==> indigo <==
==> flow/design.v <==
module contador_de_programa(
    input  wire       clk,
    input  wire       reset,
    input  wire [6:0] cantidad_instrucciones,
    output reg  [1:0] fase,
    output reg  [6:0] o_contador,
    output reg        done
);
wire [6:0] siguiente = o_contador + 7'd1;
always @(posedge clk) begin
    if (reset) begin
        fase       <= 2'd0;
        o_contador <= 7'd0;
        done       <= (cantidad_instrucciones == 7'd0);
    end else if (!done) begin
        if (fase == 2'd2) begin
            fase       <= 2'd0;
            o_contador <= siguiente;
            if (siguiente == cantidad_instrucciones)
                done <= 1'b1;
        end else begin
            fase <= fase + 2'd1;
        end
    end
end
endmodule
module unidad_control
(
    input  [3:0] instruction,
    output reg       write_enable_RB,
    output reg       read_ram,
    output reg       write_ram,
    output reg [3:0] alu_opcode,
    output reg       valido
);
always @* begin
    write_enable_RB = 1'b0;
    read_ram        = 1'b0;
    write_ram       = 1'b0;
    alu_opcode      = 4'b0000;
    valido          = 1'b1;
    case (instruction)
        4'b0000: begin write_enable_RB = 1'b1; alu_opcode = 4'b0000; end  
        4'b0001: begin write_enable_RB = 1'b1; alu_opcode = 4'b0001; end  
        4'b0010: begin write_enable_RB = 1'b1; alu_opcode = 4'b0010; end  
        4'b0011: begin write_enable_RB = 1'b1; alu_opcode = 4'b0110; end  
        4'b0100: begin write_enable_RB = 1'b1; alu_opcode = 4'b0111; end  
        4'b0101: begin write_enable_RB = 1'b1; alu_opcode = 4'b1100; end  
        4'b0110: write_ram = 1'b1;                                         
        4'b0111: read_ram  = 1'b1;                                         
        default: valido = 1'b0;                                            
    endcase
end
endmodule
module alu(
    input  [3:0]      op,
    input  [31:0]     din1_alu,
    input  [31:0]     din2_alu,
    output reg [31:0] result_alu
);
always @* begin
    case (op)
        4'b0000: result_alu = din1_alu & din2_alu;
        4'b0001: result_alu = din1_alu | din2_alu;
        4'b0010: result_alu = din1_alu + din2_alu;
        4'b0110: result_alu = din1_alu - din2_alu;
        4'b0111: result_alu = (din1_alu < din2_alu) ? 32'd1 : 32'd0;
        4'b1100: result_alu = ~(din1_alu | din2_alu);
        default: result_alu = 32'd0;
    endcase
end
endmodule
module banco_de_registros(
    input  wire        clk,
    input  wire        reset,
    input  wire [4:0]  read_address_1,
    input  wire [4:0]  read_address_2,
    input  wire [4:0]  write_address,
    input  wire [31:0] data_write,
    input  wire        write_enable,
    output wire [31:0] data_register_1,
    output wire [31:0] data_register_2
);
reg [31:0] mem [0:31];
function [31:0] valor_inicial(input [4:0] r);
    case (r)
        5'd0:  valor_inicial = 32'h000000DE;
        5'd1:  valor_inicial = 32'h0000006F;
        5'd2:  valor_inicial = 32'h00000064;
        5'd3:  valor_inicial = 32'h000000C8;
        5'd7:  valor_inicial = 32'h00000014;
        5'd8:  valor_inicial = 32'h00000015;
        5'd9:  valor_inicial = 32'h00000016;
        5'd10: valor_inicial = 32'h00000052;
        5'd11: valor_inicial = 32'h0000001B;
        5'd12: valor_inicial = 32'h7FFFFFF3;
        5'd16: valor_inicial = 32'h00000017;
        5'd17: valor_inicial = 32'h00000018;
        5'd18: valor_inicial = 32'h00000019;
        default: valor_inicial = 32'h00000000;
    endcase
endfunction
integer i;
always @(posedge clk) begin
    if (reset) begin
        for (i = 0; i < 32; i = i + 1)
            mem[i] <= valor_inicial(i[4:0]);
    end else if (write_enable) begin
        mem[write_address] <= data_write;
    end
end
assign data_register_1 = mem[read_address_1];
assign data_register_2 = mem[read_address_2];
endmodule
module ram(
    input  wire        clk,
    input  wire [31:0] address,
    input  wire [31:0] din,
    input  wire        write_enable,
    output wire [31:0] dout
);
reg [31:0] mem [0:31];
always @(posedge clk) begin
    if (write_enable)
        mem[address[4:0]] <= din;
end
assign dout = mem[address[4:0]];
endmodule
module jericalla_evolucion(
    input  wire        clk,
    input  wire        reset,
    input  wire [6:0]  cantidad_instrucciones,
    output wire [6:0]  imem_addr,
    input  wire [18:0] imem_data,
    output reg  [31:0] data_out,
    output reg         zf,
    output reg         valid,
    output wire        done
);
wire [1:0] fase;
wire [6:0] pc;
contador_de_programa contador_de_programa_inst(
    .clk(clk),
    .reset(reset),
    .cantidad_instrucciones(cantidad_instrucciones),
    .fase(fase),
    .o_contador(pc),
    .done(done)
);
assign imem_addr = pc;
wire       cu_we_rb, cu_read_ram, cu_write_ram, cu_valido;
wire [3:0] cu_alu_opcode;
unidad_control unidad_control_inst(
    .instruction(imem_data[18:15]),
    .write_enable_RB(cu_we_rb),
    .read_ram(cu_read_ram),
    .write_ram(cu_write_ram),
    .alu_opcode(cu_alu_opcode),
    .valido(cu_valido)
);
wire [31:0] rb_dr1, rb_dr2;
reg  [31:0] resultado;
reg        b1_we_rb, b1_read_ram, b1_write_ram, b1_valido;
reg [3:0]  b1_alu_opcode;
reg [4:0]  b1_rd;
reg [31:0] b1_dr1, b1_dr2;
reg        b2_we_rb, b2_valido;
reg [4:0]  b2_rd;
wire activo = !done;
banco_de_registros banco_de_registros_inst(
    .clk(clk),
    .reset(reset),
    .read_address_1(imem_data[9:5]),
    .read_address_2(imem_data[4:0]),
    .write_address(b2_rd),
    .data_write(resultado),
    .write_enable(activo && fase == 2'd2 && b2_we_rb),
    .data_register_1(rb_dr1),
    .data_register_2(rb_dr2)
);
wire [31:0] alu_result;
alu alu_inst(
    .op(b1_alu_opcode),
    .din1_alu(b1_dr1),
    .din2_alu(b1_dr2),
    .result_alu(alu_result)
);
wire [31:0] ram_dout;
ram ram_inst(
    .clk(clk),
    .address(b1_dr1),
    .din(b1_dr2),
    .write_enable(activo && fase == 2'd1 && b1_write_ram),
    .dout(ram_dout)
);
always @(posedge clk) begin
    if (reset) begin
        b1_we_rb  <= 1'b0;
        b1_read_ram <= 1'b0;
        b1_write_ram <= 1'b0;
        b1_valido <= 1'b0;
        b2_we_rb  <= 1'b0;
        b2_valido <= 1'b0;
        valid     <= 1'b0;
        zf        <= 1'b0;
    end else begin
        valid <= 1'b0;
        if (activo) begin
            case (fase)
                2'd0: begin
                    b1_we_rb      <= cu_we_rb;
                    b1_read_ram   <= cu_read_ram;
                    b1_write_ram  <= cu_write_ram;
                    b1_valido     <= cu_valido;
                    b1_alu_opcode <= cu_alu_opcode;
                    b1_rd         <= imem_data[14:10];
                    b1_dr1        <= rb_dr1;
                    b1_dr2        <= rb_dr2;
                end
                2'd1: begin
                    b2_we_rb  <= b1_we_rb;
                    b2_valido <= b1_valido;
                    b2_rd     <= b1_rd;
                    if (b1_read_ram)
                        resultado <= ram_dout;
                    else if (b1_write_ram)
                        resultado <= b1_dr2;
                    else
                        resultado <= alu_result;
                end
                default: begin
                    valid    <= b2_valido;
                    data_out <= resultado;
                    if (b2_we_rb)
                        zf <= (resultado == 32'd0);
                end
            endcase
        end
    end
end
endmodule
==> flow/run.sh <==
#!/bin/bash
# the make line also repeats each setting of config.mk as NAME=value (left out here)
make -C /OpenROAD-flow-scripts/flow DESIGN_CONFIG=/design/flow/config.mk WORK_HOME=/design/flow/orfs CLKGATE_MAP_FILE= finish
==> flow/config.mk <==
export PLATFORM = sky130hd
export DESIGN_NAME = jericalla_evolucion
export DESIGN_NICKNAME = jericalla_evolucion
export VERILOG_FILES = /design/flow/design.v
export SDC_FILE = /design/flow/constraint.sdc
export NUM_CORES = 4
export LEC_CHECK = 0
export CAP_MARGIN = 20
export CORE_MARGIN = 2
export CORE_UTILIZATION = 57
export CTS_CLUSTER_DIAMETER = 46
export SLEW_MARGIN = 20
==> flow/constraint.sdc <==
create_clock -name core_clock -period 7.86 [get_ports {clk}]
set_input_delay 1.5720 -clock core_clock [delete_from_list [all_inputs] [get_ports {clk}]]
set_output_delay 1.5720 -clock core_clock [all_outputs]
set_load 0.01 [all_outputs]
==> inputs of sierra, as changes to indigo <==
--- a/flow/config.mk
+++ b/flow/config.mk
@@ -6,7 +6,12 @@
 export NUM_CORES = 4
 export LEC_CHECK = 0
 export CAP_MARGIN = 20
+export CORE_ASPECT_RATIO = 0.96
 export CORE_MARGIN = 2
-export CORE_UTILIZATION = 57
-export CTS_CLUSTER_DIAMETER = 46
+export CORE_UTILIZATION = 65
+export GPL_ROUTABILITY_DRIVEN = 1
+export GPL_TIMING_DRIVEN = 1
+export HOLD_SLACK_MARGIN = 0.17
+export MIN_ROUTING_LAYER = met1
+export SETUP_SLACK_MARGIN = -0.75
 export SLEW_MARGIN = 20
==> flow/constraint.sdc (replaced) <==
create_clock -name core_clock -period 11.3 [get_ports {clk}]
set_input_delay 2.2600 -clock core_clock [delete_from_list [all_inputs] [get_ports {clk}]]
set_output_delay 2.2600 -clock core_clock [all_outputs]
set_load 0.01 [all_outputs]
==> inputs of pepper, as changes to indigo <==
--- a/flow/config.mk
+++ b/flow/config.mk
@@ -7,6 +7,7 @@
 export LEC_CHECK = 0
 export CAP_MARGIN = 20
 export CORE_MARGIN = 2
-export CORE_UTILIZATION = 57
-export CTS_CLUSTER_DIAMETER = 46
+export CORE_UTILIZATION = 40
+export CTS_CLUSTER_DIAMETER = 58
+export MAX_ROUTING_LAYER = met4
 export SLEW_MARGIN = 20
==> flow/constraint.sdc (replaced) <==
create_clock -name core_clock -period 10.0 [get_ports {clk}]
set_input_delay 2.0000 -clock core_clock [delete_from_list [all_inputs] [get_ports {clk}]]
set_output_delay 2.0000 -clock core_clock [all_outputs]
set_load 0.01 [all_outputs]
==> inputs of cedar, as changes to indigo <==
==> flow/config.mk (replaced) <==
export PLATFORM = sky130hd
export DESIGN_NAME = jericalla_evolucion
export DESIGN_NICKNAME = jericalla_evolucion
export VERILOG_FILES = /design/flow/design.v
export SDC_FILE = /design/flow/constraint.sdc
export NUM_CORES = 4
export LEC_CHECK = 0
export ABC_AREA = 1
export CAP_MARGIN = 0
export CELL_PAD_IN_SITES_DETAIL_PLACEMENT = 1
export CORE_ASPECT_RATIO = 0.96
export CORE_MARGIN = 2
export CORE_UTILIZATION = 70
export CTS_CLUSTER_DIAMETER = 182
export CTS_CLUSTER_SIZE = 13
export GPL_ROUTABILITY_DRIVEN = 1
export GPL_TIMING_DRIVEN = 0
export HOLD_SLACK_MARGIN = 0.17
export MAX_ROUTING_LAYER = met4
export MIN_ROUTING_LAYER = met1
export PLACE_DENSITY_LB_ADDON = 0.16
export SETUP_SLACK_MARGIN = -0.75
export SLEW_MARGIN = 30
==> flow/constraint.sdc (replaced) <==
create_clock -name core_clock -period 7.5 [get_ports {clk}]
set_input_delay 1.5000 -clock core_clock [delete_from_list [all_inputs] [get_ports {clk}]]
set_output_delay 1.5000 -clock core_clock [all_outputs]
set_load 0.01 [all_outputs]
==> impl_metrics.tcl <==
# place-and-route summary
set metrics [dict create \
    area_growth_pct 9.92 \
    postSynthCellCount 6042 \
    syn_area_um2 104000 \
    warnings 121 \
    status "timing/DRC/antenna clean" \
]
# the run above: sierra

==> impl_metrics.tcl <==
# metrics dict for downstream scripts
set metrics [dict create \
    failed_stage "3_5_place_dp" \
    yosys.cell_types.count 52 \
    mux_share_pct 0 \
    tool.error "[ERROR DPL-0033] detailed placement checks failed during check placement." \
    syn_area_um2 103000 \
    ys_sh_simple_pct 14.0 \
    status "did not finish" \
    yosysTopAreaCell "edfxtp_1" \
]
# the run above: cedar

==> impl_metrics.tcl <==
# place-and-route summary
set metrics [dict create \
    status "timing/DRC/antenna clean" \
    postSynthCellCount 6042 \
    grt_usage_pct 34.9 \
    warnings 101 \
    syn_area_um2 104000 \
    crit_path_end_kind "flip-flop" \
    endpoint "ram_inst.mem[3][30]" \
]
# the run above: indigo

==> impl_metrics.tcl <==
# place-and-route summary
set metrics [dict create \
    status "timing/DRC/antenna clean" \
    power_density_nw_per_um2 187 \
    warnings 108 \
    syn_area_um2 104000 \
    signal_buffers 287 \
    final_antenna_net_count 0 \
    postSynthCellCount 6042 \
    cts_tree "yes" \
    top_area_share_pct 63.3 \
    cts_max_path_buffers 3 \
]
# the run above: pepper


========
==> 06-04: inputs <==
RTL: the design.v shown in full above, as it stands there.
make LEC_CHECK=0 CAP_MARGIN=20 CORE_MARGIN=2 CORE_UTILIZATION=40 SLEW_MARGIN=20 finish   # period 10.0 ns
run.sh (not shown) runs the stock make flow with config.mk's settings and CLKGATE_MAP_FILE=.
==> 05-01 (differences from 06-04) <==
--- a/flow/config.mk
+++ b/flow/config.mk
@@ -9,3 +9,3 @@
 export CORE_MARGIN = 2
-export CORE_UTILIZATION = 40
+export CORE_UTILIZATION = 70
 export SLEW_MARGIN = 20
==> flow/constraint.sdc (replaced) <==
create_clock -name core_clock -period 3.11 [get_ports {clk}]
set_input_delay 0.6220 -clock core_clock [delete_from_list [all_inputs] [get_ports {clk}]]
set_output_delay 0.6220 -clock core_clock [all_outputs]
set_load 0.01 [all_outputs]
==> results_dict.tcl <==
# metrics dict for downstream scripts
set metrics [dict create \
    met3_length_microns 39750 \
    layout.failed_checks "setup timing" \
    setup_viol 2 \
    status "finished with violations" \
    seq_share_pct 55.85 \
    timing.final.ws_setup_ns -0.01280 \
]
the above is filed under 05-01

==> results_dict.tcl <==
# metrics dict for downstream scripts
set metrics [dict create \
    status "complete, no violations" \
    synthXorXnorAreaFrac_pct 0.2614 \
    seq_share_pct 56.81 \
    die_x_microns 513.6 \
    timing.final.ws_setup_ns 4.519 \
    met3_length_microns 25840 \
    reg2reg_depth 6 \
    rows 187 \
]
the above is filed under 06-04


========
==> trial 2 <==
Starts from the design.v that is shown in full above.
export LEC_CHECK = 0
export CAP_MARGIN = 40
export CORE_ASPECT_RATIO = 0.96
export CORE_MARGIN = 2
export CORE_UTILIZATION = 72
export CTS_CLUSTER_DIAMETER = 259
export CTS_CLUSTER_SIZE = 13
export GPL_ROUTABILITY_DRIVEN = 0
export GPL_TIMING_DRIVEN = 1
export MIN_ROUTING_LAYER = met1
export PLACE_DENSITY = 0.43
export SETUP_SLACK_MARGIN = -0.31
export SLEW_MARGIN = 40
create_clock -name core_clock -period 3.12 [get_ports {clk}]
==> build 14 (differences from trial 2) <==
==> flow/config.mk (replaced) <==
export PLATFORM = sky130hd
export DESIGN_NAME = jericalla_evolucion
export DESIGN_NICKNAME = jericalla_evolucion
export VERILOG_FILES = /design/flow/design.v
export SDC_FILE = /design/flow/constraint.sdc
export NUM_CORES = 4
export LEC_CHECK = 0
export ABC_AREA = 1
export CAP_MARGIN = 20
export CORE_MARGIN = 2
export CORE_UTILIZATION = 70
export SETUP_SLACK_MARGIN = 0.3
export SLEW_MARGIN = 20
==> flow/constraint.sdc (replaced) <==
create_clock -name core_clock -period 3.11 [get_ports {clk}]
set_input_delay 0.6220 -clock core_clock [delete_from_list [all_inputs] [get_ports {clk}]]
set_output_delay 0.6220 -clock core_clock [all_outputs]
set_load 0.01 [all_outputs]
==> build 38 (differences from trial 2) <==
==> flow/config.mk (replaced) <==
export PLATFORM = sky130hd
export DESIGN_NAME = jericalla_evolucion
export DESIGN_NICKNAME = jericalla_evolucion
export VERILOG_FILES = /design/flow/design.v
export SDC_FILE = /design/flow/constraint.sdc
export NUM_CORES = 4
export LEC_CHECK = 0
export CAP_MARGIN = 20
export CORE_MARGIN = 2
export CORE_UTILIZATION = 70
export SETUP_SLACK_MARGIN = 0.71
export SLEW_MARGIN = 20
==> flow/constraint.sdc (replaced) <==
create_clock -name core_clock -period 3.11 [get_ports {clk}]
set_input_delay 0.6220 -clock core_clock [delete_from_list [all_inputs] [get_ports {clk}]]
set_output_delay 0.6220 -clock core_clock [all_outputs]
set_load 0.01 [all_outputs]
==> out/metrics.sh <==
CLOCK_TREE_AREA_FRACTION_PCT=4.32
SYN-MEAN-INSTANCE-AREA_UM2=17.2
GRT_FIRST_PASS_WIRELENGTH_UM=464000
TIMING.FINAL.CRIT_SHARE_PCT=106
FINALNONFILLERCELLS=8280
GRT_ANTENNA_BEFORE_REPAIR=26
XOR_SHARE_PCT=0.261
DETAIL_ROUTE.FIRST_PASS.ITERATIONS=10
SYN2LAYOUT_AREA_GROWTH_PCT=11.8
OUTCOME='finished with violations'
HPWLAFTERDP_UM=196000
REGAREA_UM2=66100
CP.ARRIVAL_NS=3.88
SYNTH-ADDER-AREA-SHARE_PCT=1.30
FINAL_WORST_SETUP_SLACK_NS=-0.199
FAILED_CHECKS='setup timing'
GRT_MAX_DEGREE=127
FINALSETUPVIOLATIONS=17
-- figures above: trial 2

==> out/metrics.sh <==
FINALSETUPVIOLATIONS=1
FAILED_CHECKS='setup timing'
SYNTH-ADDER-AREA-SHARE_PCT=1.31
GRT_ANTENNA_BEFORE_REPAIR=18
DETAIL_ROUTE.FIRST_PASS.ITERATIONS=15
CLOCK_TREE_AREA_FRACTION_PCT=6.00
GRT_MAX_DEGREE=96
OUTCOME='finished with violations'
FINAL_WORST_SETUP_SLACK_NS=-0.137
SYN-MEAN-INSTANCE-AREA_UM2=10.6
SYN2LAYOUT_AREA_GROWTH_PCT=13.8
-- figures above: build 14

==> out/metrics.sh <==
GRT_FIRST_PASS_WIRELENGTH_UM=488000
TIMING.FINAL.CRIT_SHARE_PCT=111
CLOCK_TREE_AREA_FRACTION_PCT=5.68
OUTCOME='finished with violations'
CTSHOLDBUFFERS=0
GRT_MAX_DEGREE=74
FINALSETUPVIOLATIONS=19
DRT_ITER0_DRC=12100
SYN-MEAN-INSTANCE-AREA_UM2=17.2
WORSTREG2REGEND='resultado[28]'
FINAL_WORST_SETUP_SLACK_NS=-0.342
CP.REQUIRED_NS=3.68
HPWLAFTERDP_UM=190000
SYNTH-ADDER-AREA-SHARE_PCT=1.30
CRITICAL_PATH.TOP_DELAY_FAMILY='AND-OR/OR-AND gates'
SYN2LAYOUT_AREA_GROWTH_PCT=17.7
FAILED_CHECKS='setup timing'
DETAIL_ROUTE.FIRST_PASS.ITERATIONS=9
-- figures above: build 38

